## v51
==> flow/design.v (excerpt) <==
module bf16_unit
# (parameter G = 6) (
    input  clk,
    input  reset,
    input  [15:0] in1,
    input  [15:0] in2,
    input  [15:0] in3,
    input  [15:0] in4,
    input  [15:0] in5,
    input  [15:0] in6,
    input  [15:0] in7,
    input  [15:0] in8,
    input  [15:0] in9,
    input  [15:0] in10,
    input  [15:0] in11,
    input  [15:0] in12,
    input  [15:0] in13,
    input  [15:0] in14,
    input  [15:0] in15,
    input  [15:0] in16,
    input  [15:0] in17,
    input  [15:0] in18,
    input  [4:0] funct5,
    output wire [15:0] result
);
For scale: about 0.18 mm² of cells after synthesis.
export LEC_CHECK = 0
export ABC_AREA = 1
export CAP_MARGIN = 20
export CELL_PAD_IN_SITES_DETAIL_PLACEMENT = 2
export CORE_MARGIN = 5
export CORE_UTILIZATION = 28
export PLACE_DENSITY = 0.6
export SLEW_MARGIN = 20
export TNS_END_PERCENT = 70
create_clock -name core_clock -period 9.0 [get_ports {clk}]
run.sh (not shown) runs the stock make flow with config.mk's settings and CLKGATE_MAP_FILE=.
The inputs of v28 differ from those of v51 as listed below.
Settings: a deleted CELL_PAD_IN_SITES_DETAIL_PLACEMENT that had been 2; a change of CORE_MARGIN from 5 to 2; a change of CORE_UTILIZATION from 28 to 70; a deleted ABC_AREA that had been 1; a deleted TNS_END_PERCENT that had been 70; a change of the clock period (ns, I/O delays scaled along) from 9.0 to 6.24.
## What came out
v28 reached the end of the flow, and the finished layout is clean on the timing, DRC and antenna checks.
Global router's overall resource usage in v28 is 4.5 points above v51.
v28 vs v51, via count went down by about 30%.
v51 has higher net switching power than v28.
Side by side, fraction of power consumed by combinational cells turned out lower in v28 than in v51.
Clock insertion delay at the later pin of the skew report (lower): v28
v28 ends up with lower critical path depth than v51 does.
v28 does better than v51 on total chip power.
Count of plain and timing-repair buffers for v28 is higher than for v51.
Total wire length, v51 and v28: higher on v51
v28 vs v51: area share of fa/ha/maj cells after synthesis up
Changes in v56 relative to v28:
Settings: CTS_CLUSTER_SIZE newly set to 32; CORE_UTILIZATION changed from 70 to 68; the clock period (ns, I/O delays scaled along) changed from 6.24 to 7.21.
Results
| total stage count of the critical path | v56 vs v28 | 2 lower |. In terms of setup total negative slack, v56 and v28 differ only marginally. As far as final cell count without fillers is concerned, v28 and v56 perform about the same.
Modified inputs, v3 compared to v56
Settings: a change of CORE_UTILIZATION from 68 to 70; a deleted CTS_CLUSTER_SIZE that had been 32; a change of the clock period (ns, I/O delays scaled along) from 7.21 to 6.22.
## What came out
Critical path depth ended up 1 higher on v3 than on v56. Count of buffers not belonging to the clock network in the layout delta for v3 relative to v56: 27 higher. v3 vs. v56: global-route usage climbed 1.6 points; global-route track usage on met2 climbed 3.3 points; vertical extent of the die dropped about 1.4%. v3 vs v56 — internal portion of total power climbed by more than 10%. v3 went all the way through synthesis, placement and routing and the layout is clean on timing, DRC and antenna. Re maximum cell stage delay along the critical path: v56 was higher than v3. Re switching power total: v56 was lower than v3. Of the two values seen for critical path's slowest cell, sky130_fd_sc_hd__o21ai_1 was produced by v56 and sky130_fd_sc_hd__clkdlybuf4s50_1 by v3.
Input changes introduced in v23 (baseline for comparison: v3):
Settings: putting CTS_CLUSTER_SIZE at 14 where nothing was set; swapping 70 for 72 in CORE_UTILIZATION; swapping 6.22 for 5.1 in the clock period (ns, I/O delays scaled along).
Results
v3: flow completed, timing, DRC and antenna clean
Ran to the end and failed final checks on negative setup slack: v23.
Combinational share of power delta for v23 relative to v3: 0.3 points higher
In the flow results for v23 and v3, the via count is larger on v23.
v23 against v3: area after synthesis barely changed, wire length of the first global-routing pass climbed 11 mm, routed wire length climbed 2.1%, simple-gate share of the synthesized area barely changed.
On proportion of synthesized chip area in sequential cells, v23 tracks v3 almost exactly.
Worst setup slack: v23 worse than v3
Setup changes, v23 to v47
Settings: CORE_UTILIZATION: 72 -> 21; CTS_CLUSTER_SIZE: 14 -> unset; the clock period (ns, I/O delays scaled along): 5.1 -> 13.5.
## What came out
v47 reached the final stage; the timing, DRC and antenna checks on its layout passed. Looking only at worst-path maximum fanout, and setting everything else aside, the higher value of v23 and v47 goes to v47. The maximum number of pins on one net before global-route repair in v47 sits 4.7% below the value recorded for v23. Compared with v23, v47 ends up with a larger final cell area. v47 ended up with a higher endpoint arrival time on the critical path than v23 did. Slew at the pin closest to its max-slew limit (lower): v47. Taking v23 as the reference point, the area growth from synthesis to layout of v47 rises by 5.6 points. Footprint of the multi-input gates delta (v47 -> v23): insignificant.

---

bf16_unit again, from the RTL that the note above started with.
make LEC_CHECK=0 CAP_MARGIN=15 CORE_ASPECT_RATIO=0.69 CORE_MARGIN=2 CORE_UTILIZATION=72 CTS_CLUSTER_DIAMETER=374 CTS_CLUSTER_SIZE=10 HOLD_SLACK_MARGIN=-0.08 PLACE_DENSITY=0.6 SETUP_SLACK_MARGIN=1.24 SLEW_MARGIN=20 finish   # period 4.26 ns
The first run completed and failed the layout checks on negative setup slack.
Then changed:
Settings changed: CAP_MARGIN 15 to 20, CORE_ASPECT_RATIO 0.69 to not set, CORE_UTILIZATION 72 to 9, CTS_CLUSTER_DIAMETER 374 to not set, CTS_CLUSTER_SIZE 10 to not set, HOLD_SLACK_MARGIN -0.08 to not set, SETUP_SLACK_MARGIN 1.24 to not set.
Clock period 4.26 ns to 11.4 ns, I/O delays scaled along.
- The new run ran to the end with no violations
- power went down by 61%
- worst hold slack is worse by 92 ps
- worst setup slack gets better by 3800 ps
- critical path depth drops by 1
- sequential power falls by 62%
- combinational power falls by 68%
- wire length is higher by 6.7%
- area after synthesis stays the same
- via count went down by 6.4%
- design area climbs by 10%
- clock skew went up by 100 ps
Then changed:
Settings changed: CORE_UTILIZATION 9 to 40.
Clock period 11.4 ns to 12.4 ns, I/O delays scaled along.
Result:
- non-clock buffer count drops by 14
- setup slack is better by 1200 ps
- clock skew drops by 99 ps
- total power drops by 9.6%
No activity file was given, so power comes from the tool's default toggle rates.
